== v6 ==
==> flow/design.v (excerpt) <==
module fir_7_7(
    input clk,
    input rst,
    input [7:0] weight_data,
    input [2:0] weight_idx,
    input weight_valid,
    output weight_ready,
    input [7:0] input_data,
    input input_valid,
    output input_ready,
    output [15:0] output_data,
    input output_ready,
    output output_valid 
    );
For scale: roughly 2600 cells after synthesis, about 130 flip-flops, ~43 I/O pins, ~0.021 mm^2 of cells after synthesis.
clock: 5.78 ns
lec_check: 0
abc_area: 1
cap_margin: 15
core_margin: 2
core_utilization: 72
cts_cluster_size: 75
hold_slack_margin: 0.3
place_density_lb_addon: 0.01
setup_slack_margin: 1.6
slew_margin: 20
run.sh (not shown) runs the stock make flow with config.mk's settings and CLKGATE_MAP_FILE=.
Ran to the end and failed final checks on negative setup slack: v6.
The inputs of v7 differ from those of v6 as listed below.
Settings: swapping 15 for 20 in CAP_MARGIN; clearing CTS_CLUSTER_SIZE, which used to be 75; clearing HOLD_SLACK_MARGIN, which used to be 0.3; clearing ABC_AREA, which used to be 1; putting CTS_CLUSTER_DIAMETER at 59 where nothing was set; clearing PLACE_DENSITY_LB_ADDON, which used to be 0.01; clearing SETUP_SLACK_MARGIN, which used to be 1.6; swapping 5.78 for 5.05 in the clock period (ns, I/O delays scaled along).
==> results <==
Proportion of power drawn by the clock network ends up higher on v7.
Final checks on v7, whose flow otherwise completed, came back failing, citing negative setup slack.
Delta (v7 minus v6): total length of routed wires went down about 5%; maximum clock frequency fell about 2.2%; global placer's final weighted congestion shows an increase of 4.2%; first-iteration DRC count fell by 303.
Run comparison: v6 start point of the critical path weights[4][5]; v7 start point of the critical path weights[1][2]

== job 7314 ==
The RTL this note starts from:
==> flow/design.v <==
`timescale 1ns / 1ps
module fir_7_7(
    input clk,
    input rst,
    input [7:0] weight_data,
    input [2:0] weight_idx,
    input weight_valid,
    output weight_ready,
    input [7:0] input_data,
    input input_valid,
    output input_ready,
    output [15:0] output_data,
    input output_ready,
    output output_valid 
    );
    reg i_ready;
    reg w_ready;
    assign input_ready = i_ready;
    assign weight_ready = w_ready;
    wire [15:0] products [6:0];
    wire [15:0] sums [ 5:0];
    reg [7:0] inputs [6:0];
    reg [7:0] weights [6:0];
    reg [15:0] result;
    assign output_data = result;
    reg output_valid_delay;
    reg output_valid_r;
    assign output_valid = output_valid_r;
    always@(posedge clk)
    begin
        if(input_valid & input_ready)
            output_valid_delay <= 1;
        else
            output_valid_delay <= 0;
        output_valid_r <= output_valid_delay;
    end
    always@(posedge clk)
    begin
        if(rst)
        begin
            inputs[0] <= 0;
            inputs[1] <= 0;
            inputs[2] <= 0;
            inputs[3] <= 0;
            inputs[4] <= 0;
            inputs[5] <= 0;
            inputs[6] <= 0;
            weights[0] <= 0;
            weights[1] <= 0;
            weights[2] <= 0;
            weights[3] <= 0;
            weights[4] <= 0;
            weights[5] <= 0;
            weights[6] <= 0;
            result <= 0;
            i_ready <= 0;
            w_ready <= 0;
        end else begin
            i_ready <= 1;
            w_ready <= 1;
            if(weight_ready & weight_valid)begin
                weights[weight_idx] <= weight_data;
            end
            if(input_valid & input_ready)begin
                inputs[0] <= input_data;
                inputs[1] <= inputs[0];
                inputs[2] <= inputs[1];
                inputs[3] <= inputs[2];
                inputs[4] <= inputs[3];
                inputs[5] <= inputs[4];
                inputs[6] <= inputs[5];
            end
            if(output_valid & output_ready)begin
                result <= sums[5];
            end
        end
    end
    multiplier m0(inputs[0], weights[0], products[0]);
    multiplier m1(inputs[1], weights[1], products[1]);
    multiplier m2(inputs[2], weights[2], products[2]);
    multiplier m3(inputs[3], weights[3], products[3]);
    multiplier m4(inputs[4], weights[4], products[4]);
    multiplier m5(inputs[5], weights[5], products[5]);
    multiplier m6(inputs[6], weights[6], products[6]);
    adder a0(products[0], products[1], sums[0]);
    adder a1(products[2], products[3], sums[1]);
    adder a2(products[4], products[5], sums[2]);
    adder a3(products[6], sums[0], sums[3]);
    adder a4(sums[1], sums[2], sums[4]);
    adder a5(sums[3], sums[4], sums[5]);
endmodule
module adder(
    input [15:0] addend1,
    input [15:0] addend2,
    output [15:0] sum
    );
    assign sum = addend1 + addend2;
endmodule
module multiplier(
    input [7:0] weight_data,
    input [7:0] input_data,
    output [15:0] product
    );
    assign product = weight_data * input_data;
endmodule
Settings: LEC_CHECK=0, ABC_AREA=1, CAP_MARGIN=20, CORE_MARGIN=2, CORE_UTILIZATION=72, CTS_CLUSTER_DIAMETER=209, CTS_CLUSTER_SIZE=99, SLEW_MARGIN=20, TNS_END_PERCENT=10; clock period 4.87 ns.
Complete run, failing final checks: job 7314, reason setup timing.
### job 7314 -> job 3691
# job 7314
export LEC_CHECK = 0
export ABC_AREA = 1
export CAP_MARGIN = 20
export CORE_MARGIN = 2
export CORE_UTILIZATION = 72
export CTS_CLUSTER_DIAMETER = 209
export CTS_CLUSTER_SIZE = 99
export SLEW_MARGIN = 20
export TNS_END_PERCENT = 10
create_clock -name core_clock -period 4.87 [get_ports {clk}]
# job 3691
export LEC_CHECK = 0
export ABC_AREA = 1
export CAP_MARGIN = 20
export CORE_MARGIN = 2
export CORE_UTILIZATION = 72
export CTS_CLUSTER_DIAMETER = 163
export CTS_CLUSTER_SIZE = 98
export PLACE_DENSITY = 0.38
export SLEW_MARGIN = 20
create_clock -name core_clock -period 6.93 [get_ports {clk}]
## What came out
Every stage of the flow completed for job 3691, and the final layout passed the timing, design-rule and antenna checks.
Per the comparison of job 3691 with job 7314, clock power has decreased, clock-buffer cell count climbed 30%.
Diff job 7314 -> job 3691 | number of stages on the worst setup path | down by more than 10%
On power attributed to sequential cells, the higher figure sits with job 7314, not job 3691.
In job 3691, the maximum frequency came out 0.81% below the value in job 7314.
Vias: job 3691 below job 7314
Going from job 7314 to job 3691, sequential share of power rose by 1.8 points, routed wire length fell by about 1.8%, total power fell by 35%.
For job 2805, these inputs were changed with respect to job 3691:
# job 3691
export LEC_CHECK = 0
export ABC_AREA = 1
export CAP_MARGIN = 20
export CORE_MARGIN = 2
export CORE_UTILIZATION = 72
export CTS_CLUSTER_DIAMETER = 163
export CTS_CLUSTER_SIZE = 98
export PLACE_DENSITY = 0.38
export SLEW_MARGIN = 20
create_clock -name core_clock -period 6.93 [get_ports {clk}]
# job 2805
export LEC_CHECK = 0
export CAP_MARGIN = 20
export CORE_MARGIN = 2
export CORE_UTILIZATION = 40
export SLEW_MARGIN = 20
create_clock -name core_clock -period 9.06 [get_ports {clk}]
==> results <==
- Pre-CTS worst setup slack: job 2805 > job 3691
- In job 2805 the floorplan row count turned out 19 higher than in job 3691.
- Lower total clock network power goes to job 2805 over job 3691.
## Diff of input files: job 4488 against job 2805
# job 2805
export LEC_CHECK = 0
export CAP_MARGIN = 20
export CORE_MARGIN = 2
export CORE_UTILIZATION = 40
export SLEW_MARGIN = 20
create_clock -name core_clock -period 9.06 [get_ports {clk}]
# job 4488
export LEC_CHECK = 0
export ABC_AREA = 0
export CAP_MARGIN = 20
export CORE_MARGIN = 2
export CORE_UTILIZATION = 72
export CTS_CLUSTER_SIZE = 73
export SETUP_SLACK_MARGIN = 0.16
export SLEW_MARGIN = 20
create_clock -name core_clock -period 6.15 [get_ports {clk}]
[summary]
- On non-clock buffer count: between job 4488 and job 2805, it ends up lower for job 2805.
- Layout checks on job 4488: not met. Flow itself completed; violations: setup timing.
- Looking at internal power contribution across job 4488 and job 2805, the one that comes out lower is job 2805.
- Going from job 2805 to job 4488, the synthesis-to-layout area growth was found to have gone up by 8.3 points.
- Run comparison: job 2805 slowest cell on the critical path dfxtp_1; job 4488 slowest cell on the critical path fa_1
- The maximum operating frequency reported for job 4488 is greater than that of job 2805 by 8.4 MHz.
- Compared with job 2805, in job 4488 switching fraction of total power went up by 0.21 points, clock network power share went down by 2.8 points, clock period minus final worst setup slack went down by 440 ps.
- Higher non-clock buffer share of cell area was reported by job 4488, not job 2805.
- Going from job 2805 to job 4488, the core occupancy in the finished layout was found to have gone up by 42 points.
- In the flow results for job 4488 and job 2805, the final standard cell area without fillers is smaller on job 2805.
Edits applied to the flow inputs when going from job 4488 to job 2945:
# job 4488
export LEC_CHECK = 0
export ABC_AREA = 0
export CAP_MARGIN = 20
export CORE_MARGIN = 2
export CORE_UTILIZATION = 72
export CTS_CLUSTER_SIZE = 73
export SETUP_SLACK_MARGIN = 0.16
export SLEW_MARGIN = 20
create_clock -name core_clock -period 6.15 [get_ports {clk}]
# job 2945
export LEC_CHECK = 0
export CAP_MARGIN = 20
export CORE_MARGIN = 2
export CORE_UTILIZATION = 40
export SLEW_MARGIN = 20
create_clock -name core_clock -period 8.0 [get_ports {clk}]
The final layout from job 2945, which completed every stage, passed the timing, design-rule and antenna checks at the end of the flow.
To summarise job 4488: no stage aborted, but the layout did not pass its checks, failing on setup timing.
In job 2945 relative to job 4488, area of all placed cells without fillers had gone down by a few percent.
The final reports for job 2945 and job 4488 show worst-case setup margin in the final layout higher in the former.
Routed wire in job 2945 totals less than in job 4488.
Relative to job 4488, job 2945 improves total power.
Job 2945 vs. job 4488: weighted congestion at the end of routability-driven global placement now sits lower; post-layout minimum cycle time now sits higher; insertion delay at the late pin of the worst-skew pair now sits higher.
Input-level comparison between job 7184 and job 2945:
# job 2945
export LEC_CHECK = 0
export CAP_MARGIN = 20
export CORE_MARGIN = 2
export CORE_UTILIZATION = 40
export SLEW_MARGIN = 20
create_clock -name core_clock -period 8.0 [get_ports {clk}]
# job 7184
export LEC_CHECK = 0
export ABC_AREA = 1
export CAP_MARGIN = 20
export CORE_MARGIN = 3
export CORE_UTILIZATION = 40
export CTS_CLUSTER_DIAMETER = 235
export CTS_CLUSTER_SIZE = 22
export PLACE_DENSITY = 0.63
export SLEW_MARGIN = 5
create_clock -name core_clock -period 8.0 [get_ports {clk}]
Job 7184 | stages: all done | timing, DRC, antenna: all pass. In summary, job 2945 completed successfully, with a layout that passed the timing, design-rule and antenna checks. Job 7184 reports a lower arithmetic-cell share of the synthesized area counting full adders, half adders and majority gates than job 2945 does. Comparing job 2945 and job 7184, the lower area of the placeable core was measured on job 2945. Largest power group: clock -> job 2945, combinational cells -> job 7184. Re fraction of power consumed by combinational cells: job 2945 was lower than job 7184. Against job 2945, job 7184 comes in about 15% higher on final cell count. Job 7184 vs job 2945 — total wire length after detailed routing rose 6.9%. Summary of job 7184 over job 2945: fraction of met1 tracks used by global routing decreased 1.2 points, chip area estimate from yosys synthesis increased 930 um2. On mean area per synthesized cell: job 7184 sits below job 2945. On setup slack: between job 2945 and job 7184, it ends up higher for job 7184. Taking job 2945 as the reference point, the cell area of job 7184 rises by about 3%. The lower iteration count of the initial detailed-routing pass came out of job 2945.

// fir_7_7: RTL as listed in full above, without the edits since
make LEC_CHECK=0 ABC_AREA=1 CAP_MARGIN=20 CORE_MARGIN=2 CORE_UTILIZATION=54 CTS_CLUSTER_DIAMETER=163 CTS_CLUSTER_SIZE=98 SLEW_MARGIN=20 finish   # period 4.34 ns
The baseline finished but fails on negative setup slack.
Change:
--- a/flow/config.mk
+++ b/flow/config.mk
@@ -7,8 +7,6 @@
 export LEC_CHECK = 0
-export ABC_AREA = 1
 export CAP_MARGIN = 20
 export CORE_MARGIN = 2
-export CORE_UTILIZATION = 54
-export CTS_CLUSTER_DIAMETER = 163
-export CTS_CLUSTER_SIZE = 98
+export CORE_UTILIZATION = 59
+export SETUP_SLACK_MARGIN = 1.43
 export SLEW_MARGIN = 20
==> flow/constraint.sdc (replaced) <==
create_clock -name core_clock -period 5.78 [get_ports {clk}]
set_input_delay 1.1560 -clock core_clock [delete_from_list [all_inputs] [get_ports {clk}]]
set_output_delay 1.1560 -clock core_clock [all_outputs]
set_load 0.01 [all_outputs]
The changed run finished but fails on negative setup slack; hold slack got worse by 0.012 ns; count of clock-buffer cells in the layout decreases by 1; clock skew is about the same; first-iteration DRC count shrinks by 6.3%; combinational power decreases by 94%; register-to-register slack improved by 1.2 ns; routed wire length went down by 6.6%; final area came out lower by 5.8%; setup slack improved by 1.2 ns; power goes down by 68%.
Change:
--- a/flow/config.mk
+++ b/flow/config.mk
@@ -9,3 +9,3 @@
 export CORE_MARGIN = 2
-export CORE_UTILIZATION = 59
+export CORE_UTILIZATION = 64
 export SETUP_SLACK_MARGIN = 1.43
After rerunning: The new run ran to the end with violations: negative setup slack. Global-route usage rose by 3.0 points. Design area rose by about 1.1%. Worst setup slack is worse by 0.018 ns.

// fir_7_7: RTL as listed in full above, without the edits since
clock: 6.15 ns
lec_check: 0
abc_area: 1
cap_margin: 20
core_margin: 2
core_utilization: 72
cts_cluster_size: 73
place_density_lb_addon: 0.01
setup_slack_margin: 1.54
slew_margin: 20
The first run completed and failed the layout checks on setup timing.
Rerun with:
- ABC_AREA: 1 -> not set
- CORE_UTILIZATION: 72 -> 29
- CTS_CLUSTER_SIZE: 73 -> not set
- PLACE_DENSITY_LB_ADDON: 0.01 -> not set
- SETUP_SLACK_MARGIN: 1.54 -> not set
- clock period: 6.15 -> 7.51 ns (I/O delays scaled with it)
What happened: This time the run produced a clean layout. Sequential share of layout area came out higher by 0.85 points. Via count came out lower by about a fifth. Worst setup slack is better by 920 ps.
Rerun with:
- CORE_UTILIZATION: 29 -> 40
What happened:
- setup slack got worse by 46 ps
- non-clock buffer count decreases by 9
- wire length rose by 5.0%
- area after synthesis stays the same
- via count came out higher by 1.8%
- final area falls by 1.3%
- clock power went up by 7.1%
- sequential power is about the same
- combinational power hardly moves
- total power increases by 3.6%
- first-iteration DRC count went up by about 5%
Rerun with:
- ABC_AREA: not set -> 1
- CORE_UTILIZATION: 40 -> 70
- SETUP_SLACK_MARGIN: not set -> -0.11
- clock period: 7.51 -> 5.78 ns (I/O delays scaled with it)
- This time the run ran to the end with violations: setup timing
- final area came out higher by 11%
- first-iteration DRC count climbs by 71%
- wire length rose by 4.1%
- die area drops by 40%
Rerun with:
- CAP_MARGIN: 20 -> 15
- CORE_UTILIZATION: 70 -> 72
- CTS_CLUSTER_SIZE: not set -> 75
- HOLD_SLACK_MARGIN: not set -> 0.3
- SETUP_SLACK_MARGIN: -0.11 -> -0.31
Effect:
- The changed run finished but failed the layout checks on setup timing
- cell area drops by 2.1%
- register-to-register slack gains 80 ps
- first-iteration DRC count climbs by 19%
- sequential power stays flat
- worst hold slack loses 16 ps
- clock skew climbs by 3.8 ps
- utilization climbs by 0.93 points
- global-route usage climbs by 1.2 points
- setup slack gains 80 ps

// fir_7_7: RTL as listed in full above, without the edits since
==> flow/config.mk <==
export PLATFORM = sky130hd
export DESIGN_NAME = fir_7_7
export DESIGN_NICKNAME = fir_7_7
export VERILOG_FILES = /design/flow/design.v
export SDC_FILE = /design/flow/constraint.sdc
export NUM_CORES = 4
export LEC_CHECK = 0
export ABC_AREA = 1
export CAP_MARGIN = 20
export CORE_MARGIN = 2
export CORE_UTILIZATION = 65
export CTS_CLUSTER_DIAMETER = 163
export CTS_CLUSTER_SIZE = 98
export SLEW_MARGIN = 20
export TNS_END_PERCENT = 20
==> flow/constraint.sdc <==
create_clock -name core_clock -period 4.7 [get_ports {clk}]
set_input_delay 0.9400 -clock core_clock [delete_from_list [all_inputs] [get_ports {clk}]]
set_output_delay 0.9400 -clock core_clock [all_outputs]
set_load 0.01 [all_outputs]
The first run produced a layout that fails on negative setup slack.
==> next run, changes <==
ABC_AREA = unset   (was 1)
CORE_UTILIZATION = 9   (was 65)
CTS_CLUSTER_DIAMETER = unset   (was 163)
CTS_CLUSTER_SIZE = unset   (was 98)
TNS_END_PERCENT = unset   (was 20)
clock period = 9.52 ns   (was 4.7 ns; I/O delays follow)
This time the run finished with timing, DRC and antenna clean.
Sequential power drops by about 54%.
Cell count climbs by 61%.
Cell area climbs by 1.7%.
Power drops by 79%.
Routed wire length climbs by about 1.7%.
==> next run, changes <==
CORE_UTILIZATION = 69   (was 9)
Outcome: Non-clock buffer count goes up by 1; utilization increases by 63 points; worst setup slack loses 13 ps; synthesized area is unchanged; first-iteration DRC count grows by 40%; wire length drops by 7.9%; global-route usage grows by 33 points; final area came out lower by 13%.
==> next run, changes <==
CORE_UTILIZATION = 67   (was 69)
clock period = 6.51 ns   (was 9.52 ns; I/O delays follow)
The new run completed and failed the layout checks on negative setup slack.
Maximum frequency goes up by 5.8%.
Sequential cell count is unchanged.
Total power rises by 47%.
Sequential share of layout area fell by 1.2 points.
Cell area grows by 9.4%.
Core utilization grows by 4.6 points.
==> next run, changes <==
ABC_AREA = 1   (was unset)
CORE_UTILIZATION = 65   (was 67)
CTS_CLUSTER_DIAMETER = 163   (was unset)
CTS_CLUSTER_SIZE = 98   (was unset)
clock period = 9.52 ns   (was 6.51 ns; I/O delays follow)
Outcome: The new run finished clean. Core utilization goes down by 9.5 points. Worst hold slack loses 9.2 ps. Cell count rose by a little under a tenth.
No activity file was given, so power comes from the tool's default toggle rates.
